==> job 9378 <==
==> flow/design.v (excerpt) <==
module core(input wire I_clk, 
    input wire I_reset,
    input wire I_irq_active,
    input wire MEM_ready,
    input wire[15:0] MEM_data_in, 
    input wire MEM_data_ready,
    output reg O_irq_ack,
    output reg MEM_exec, 
    output reg MEM_write,
    output reg[1:0] MEM_size, 
    output reg[15:0] MEM_addr, 
    output reg[15:0] MEM_data_out);
     localparam ADD     = 4'b0000;
    localparam SUB     = 4'b0001;
    localparam OR      = 4'b0010;
    localparam AND     = 4'b0011;
    localparam XOR     = 4'b0100;
    localparam NOT     = 4'b0101;
    localparam READ    = 4'b0110;
    localparam WRITE   = 4'b0111;
    localparam LOAD    = 4'b1000;
    localparam CMP     = 4'b1001;
    localparam SHIFT   = 4'b1010;
    localparam JMP     = 4'b1011;
    localparam JMPC    = 4'b1100;
    localparam SPECIAL = 4'b1101;
    localparam STACK   = 4'b1110;
     localparam FETCH         = 10'b0000000001;
  ...
clock: 9.51 ns
lec_check: 0
abc_area: 1
cap_margin: 35
cell_pad_in_sites_detail_placement: 2
cell_pad_in_sites_global_placement: 2
core_aspect_ratio: 0.52
core_margin: 5
core_utilization: 16
cts_cluster_size: 72
gpl_routability_driven: 0
gpl_timing_driven: 0
hold_slack_margin: 0.08
min_routing_layer: met2
slew_margin: 25
run.sh (not shown) runs the stock make flow with config.mk's settings and CLKGATE_MAP_FILE=.
==> job 1850: changes against job 9378 <==
==> flow/config.mk (replaced) <==
export PLATFORM = sky130hd
export DESIGN_NAME = core
export DESIGN_NICKNAME = core
export VERILOG_FILES = /design/flow/design.v
export SDC_FILE = /design/flow/constraint.sdc
export NUM_CORES = 4
export LEC_CHECK = 0
export CAP_MARGIN = 10
export CELL_PAD_IN_SITES_DETAIL_PLACEMENT = 2
export CORE_ASPECT_RATIO = 0.58
export CORE_MARGIN = 8
export CORE_UTILIZATION = 25
export CTS_CLUSTER_DIAMETER = 158
export CTS_CLUSTER_SIZE = 93
export GPL_ROUTABILITY_DRIVEN = 0
export GPL_TIMING_DRIVEN = 0
export HOLD_SLACK_MARGIN = 0.08
export MAX_ROUTING_LAYER = met4
export MIN_ROUTING_LAYER = met2
export PLACE_DENSITY_LB_ADDON = 0.14
export SETUP_SLACK_MARGIN = 0.79
export SLEW_MARGIN = 20
==> flow/constraint.sdc (replaced) <==
create_clock -name core_clock -period 9.81 [get_ports {I_clk}]
set_input_delay 1.9620 -clock core_clock [delete_from_list [all_inputs] [get_ports {I_clk}]]
set_output_delay 1.9620 -clock core_clock [all_outputs]
set_load 0.01 [all_outputs]
==> job 8896: changes against job 9378 <==
==> flow/config.mk (replaced) <==
export PLATFORM = sky130hd
export DESIGN_NAME = core
export DESIGN_NICKNAME = core
export VERILOG_FILES = /design/flow/design.v
export SDC_FILE = /design/flow/constraint.sdc
export NUM_CORES = 4
export LEC_CHECK = 0
export CAP_MARGIN = 20
export CORE_MARGIN = 2
export CORE_UTILIZATION = 40
export SLEW_MARGIN = 20
==> flow/constraint.sdc (replaced) <==
create_clock -name core_clock -period 7.08 [get_ports {I_clk}]
set_input_delay 1.4160 -clock core_clock [delete_from_list [all_inputs] [get_ports {I_clk}]]
set_output_delay 1.4160 -clock core_clock [all_outputs]
set_load 0.01 [all_outputs]
==> job 7429: changes against job 9378 <==
==> flow/config.mk (replaced) <==
export PLATFORM = sky130hd
export DESIGN_NAME = core
export DESIGN_NICKNAME = core
export VERILOG_FILES = /design/flow/design.v
export SDC_FILE = /design/flow/constraint.sdc
export NUM_CORES = 4
export LEC_CHECK = 0
export CAP_MARGIN = 20
export CORE_MARGIN = 2
export CORE_UTILIZATION = 66
export SETUP_SLACK_MARGIN = -0.5
export SLEW_MARGIN = 20
==> flow/constraint.sdc (replaced) <==
create_clock -name core_clock -period 5.19 [get_ports {I_clk}]
set_input_delay 1.0380 -clock core_clock [delete_from_list [all_inputs] [get_ports {I_clk}]]
set_output_delay 1.0380 -clock core_clock [all_outputs]
set_load 0.01 [all_outputs]
==> comparison <==
- Count of clock-buffer cells in the layout: job 8896 is higher than job 7429 (4).
- Between job 8896 and job 7429, the lower combinational power is in job 8896 (gap about 34%, measured against job 7429).
- Against job 8896, the sequential power of job 7429 is higher by about 38%.
- In job 7429 the critical path depth is lower than in job 8896, by 3.
- Of job 7429 and job 8896, job 8896 has the higher design area (gap about 1.3%, measured against job 8896).
- Non-clock buffer count: job 7429 is higher than job 8896 (23).
- Job 7429 completed, yet does not pass: setup timing. Job 9378 did not get past global routing (GRT-0116). Job 8896 completed without violations. Job 1850 ended with an error in global routing (GRT-0116).
- Of job 7429 and job 8896, job 7429 has the higher routed wire length (gap 12%, measured against job 8896).
- In job 8896 the via count is smaller than in job 7429, by 11%.
- Of job 8896 and job 9378, job 9378 has the higher synthesized area (gap about 1.6%, measured against job 9378).
- In flip-flop count, job 7429 and job 8896 do not differ.

==> 08-19: inputs <==
core again, from the RTL that the note above started with.
Settings: LEC_CHECK=0, CAP_MARGIN=10, CELL_PAD_IN_SITES_DETAIL_PLACEMENT=2, CORE_ASPECT_RATIO=0.58, CORE_MARGIN=8, CORE_UTILIZATION=25, CTS_CLUSTER_DIAMETER=158, CTS_CLUSTER_SIZE=93, GPL_ROUTABILITY_DRIVEN=1, GPL_TIMING_DRIVEN=0, HOLD_SLACK_MARGIN=0.08, MAX_ROUTING_LAYER=met4, MIN_ROUTING_LAYER=met2, PLACE_DENSITY_LB_ADDON=0.14, SETUP_SLACK_MARGIN=0.79, SLEW_MARGIN=5; clock period 3.14 ns.
==> 10-23 (differences from 08-19) <==
- CAP_MARGIN: 10 -> 20
- CELL_PAD_IN_SITES_DETAIL_PLACEMENT: 2 -> not set
- CORE_ASPECT_RATIO: 0.58 -> not set
- CORE_MARGIN: 8 -> 2
- CORE_UTILIZATION: 25 -> 57
- CTS_CLUSTER_DIAMETER: 158 -> 29
- CTS_CLUSTER_SIZE: 93 -> 42
- GPL_ROUTABILITY_DRIVEN: 1 -> not set
- GPL_TIMING_DRIVEN: 0 -> not set
- HOLD_SLACK_MARGIN: 0.08 -> not set
- MAX_ROUTING_LAYER: met4 -> not set
- MIN_ROUTING_LAYER: met2 -> not set
- PLACE_DENSITY_LB_ADDON: 0.14 -> not set
- SETUP_SLACK_MARGIN: 0.79 -> 0.81
- SLEW_MARGIN: 5 -> 20
==> flow/constraint.sdc (replaced) <==
create_clock -name core_clock -period 3.18 [get_ports {I_clk}]
set_input_delay 0.6360 -clock core_clock [delete_from_list [all_inputs] [get_ports {I_clk}]]
set_output_delay 0.6360 -clock core_clock [all_outputs]
set_load 0.01 [all_outputs]
==> comparison <==
- 10-23 did not get past global routing, error ODB-0269. 08-19 aborted during global routing with GRT-0116.
- Of 08-19 and 10-23, 08-19 has the higher die size (gap 140%, measured against 10-23).
- Synthesized cell count is the same in 10-23 and 08-19.
- Synthesized area is the same in 10-23 and 08-19.
==> figures <==
Run status: 08-19 stopped before the end; 10-23 stopped before the end
Failing step: 08-19 global routing; 10-23 global routing
Adder-cell share of the synthesized area: 08-19 6.33%; 10-23 6.33%
Post-DP Area: 08-19 27200 um^2; 10-23 28800 um^2
Core region area: 08-19 96700 um^2; 10-23 41900 um^2
Top cell type by total area after synthesis: 08-19 edfxtp_1; 10-23 edfxtp_1
Die span in x: 08-19 425 um; 10-23 210 um
Post-CTS resize count: 08-19 1049; 10-23 517
Setup slack at placement: 08-19 -2.95 ns; 10-23 -0.303 ns
Port Buffers: 08-19 57; 10-23 57
Floorplan die area: 08-19 108000 um^2; 10-23 44200 um^2
Routability cong.: 08-19 1.19; 10-23 1.14
Simple-gate area share of the yosys netlist: 08-19 16.9%; 10-23 16.9%
Post-CTS Repair Setup Buffers: 08-19 215; 10-23 73
Floorplan Utilization: 08-19 25.1%; 10-23 57.8%
Fraction of synthesized area in multiplexers: 08-19 13.0%; 10-23 13.0%
Number of clock buffers inserted by TritonCTS: 08-19 7; 10-23 60
Depth of the CTS H-tree: 08-19 1; 10-23 2
Total standard cell area after synthesis: 08-19 24200 um^2; 10-23 24200 um^2
Height of the die: 08-19 253 um; 10-23 210 um
Num rows: 08-19 87; 10-23 75
Dpl hpwl: 08-19 155000 um; 10-23 85400 um
Number of cells in the yosys synthesis report: 08-19 2697; 10-23 2697
Cell count after placement: 08-19 4055; 10-23 3571

==> inputs of sierra <==
Starting RTL as in the previous note.
clock: 9.51 ns
lec_check: 0
abc_area: 1
cap_margin: 20
cell_pad_in_sites_detail_placement: 2
cell_pad_in_sites_global_placement: 2
core_aspect_ratio: 0.52
core_margin: 3
core_utilization: 40
cts_cluster_size: 72
hold_slack_margin: 0.08
slew_margin: 25
==> ember: changes against sierra <==
==> flow/config.mk (replaced) <==
export PLATFORM = sky130hd
export DESIGN_NAME = core
export DESIGN_NICKNAME = core
export VERILOG_FILES = /design/flow/design.v
export SDC_FILE = /design/flow/constraint.sdc
export NUM_CORES = 4
export LEC_CHECK = 0
export CAP_MARGIN = 20
export CORE_MARGIN = 2
export CORE_UTILIZATION = 61
export SETUP_SLACK_MARGIN = 1.5
export SLEW_MARGIN = 20
==> flow/constraint.sdc (replaced) <==
create_clock -name core_clock -period 5.23 [get_ports {I_clk}]
set_input_delay 1.0460 -clock core_clock [delete_from_list [all_inputs] [get_ports {I_clk}]]
set_output_delay 1.0460 -clock core_clock [all_outputs]
set_load 0.01 [all_outputs]
==> zinc: changes against sierra <==
==> flow/config.mk (replaced) <==
export PLATFORM = sky130hd
export DESIGN_NAME = core
export DESIGN_NICKNAME = core
export VERILOG_FILES = /design/flow/design.v
export SDC_FILE = /design/flow/constraint.sdc
export NUM_CORES = 4
export LEC_CHECK = 0
export CAP_MARGIN = 20
export CORE_MARGIN = 2
export CORE_UTILIZATION = 48
export GPL_ROUTABILITY_DRIVEN = 1
export GPL_TIMING_DRIVEN = 0
export MIN_ROUTING_LAYER = met2
export PLACE_DENSITY_LB_ADDON = 0.07
export SLEW_MARGIN = 20
==> flow/constraint.sdc (replaced) <==
create_clock -name core_clock -period 4.24 [get_ports {I_clk}]
set_input_delay 0.8480 -clock core_clock [delete_from_list [all_inputs] [get_ports {I_clk}]]
set_output_delay 0.8480 -clock core_clock [all_outputs]
set_load 0.01 [all_outputs]
==> results.toml <==
# physical design summary
[yosys]
yosysChipArea_mm2 = 0.0242
top_cell = "nor2_1"

[global_route]
met3_usage_pct = 86.9

[outcome]
failed_stage = "5_1_grt"
error_line = "[ERROR GRT-0116] Global routing finished with congestion. Check the congestion regions in the DRC Viewer."
outcome = "aborted with a tool error"
The numbers above come from zinc.

==> results.toml <==
# synthesis and place-and-route metrics
[pwr]
comb_power_share_pct = 7.1
powerClk_mw = 1.45
p_per_area_mw_per_mm2 = 114
power.total_mw = 3.09
internal_power_mw = 2.19

[routing]
routed.top_layer = "met5"

[timing]
finalMaxSlewViolations = 0

[global_route]
met3_usage_pct = 28.8

[yosys]
top_cell = "nand2_1"
yosysChipArea_mm2 = 0.0246

[placement]
gp_congestion = 1.07
dp_cells = 4403

[outcome]
outcome = "complete, no violations"
The numbers above come from sierra.

==> results.toml <==
# synthesis and place-and-route metrics
[worst_setup_path]
start_kind = "flop"
critPathTopFamily = "AND-OR/OR-AND gates"
crit_type = "reg2reg"
worst-path-stages = 10

[outcome]
outcome = "complete, no violations"

[global_route]
met3_usage_pct = 21.4

[floorplan]
floorplan.core_util_pct = 61.5

[routing]
n_antenna_cell = 3

[yosys]
yosys_most_used_dff = "edfxtp_1"
yosysChipArea_mm2 = 0.0242
top_cell = "nor2_1"

[timing]
timing.hold.ws_ns = 0.468
The numbers above come from ember.

Power is estimated from default activity; no workload was simulated.
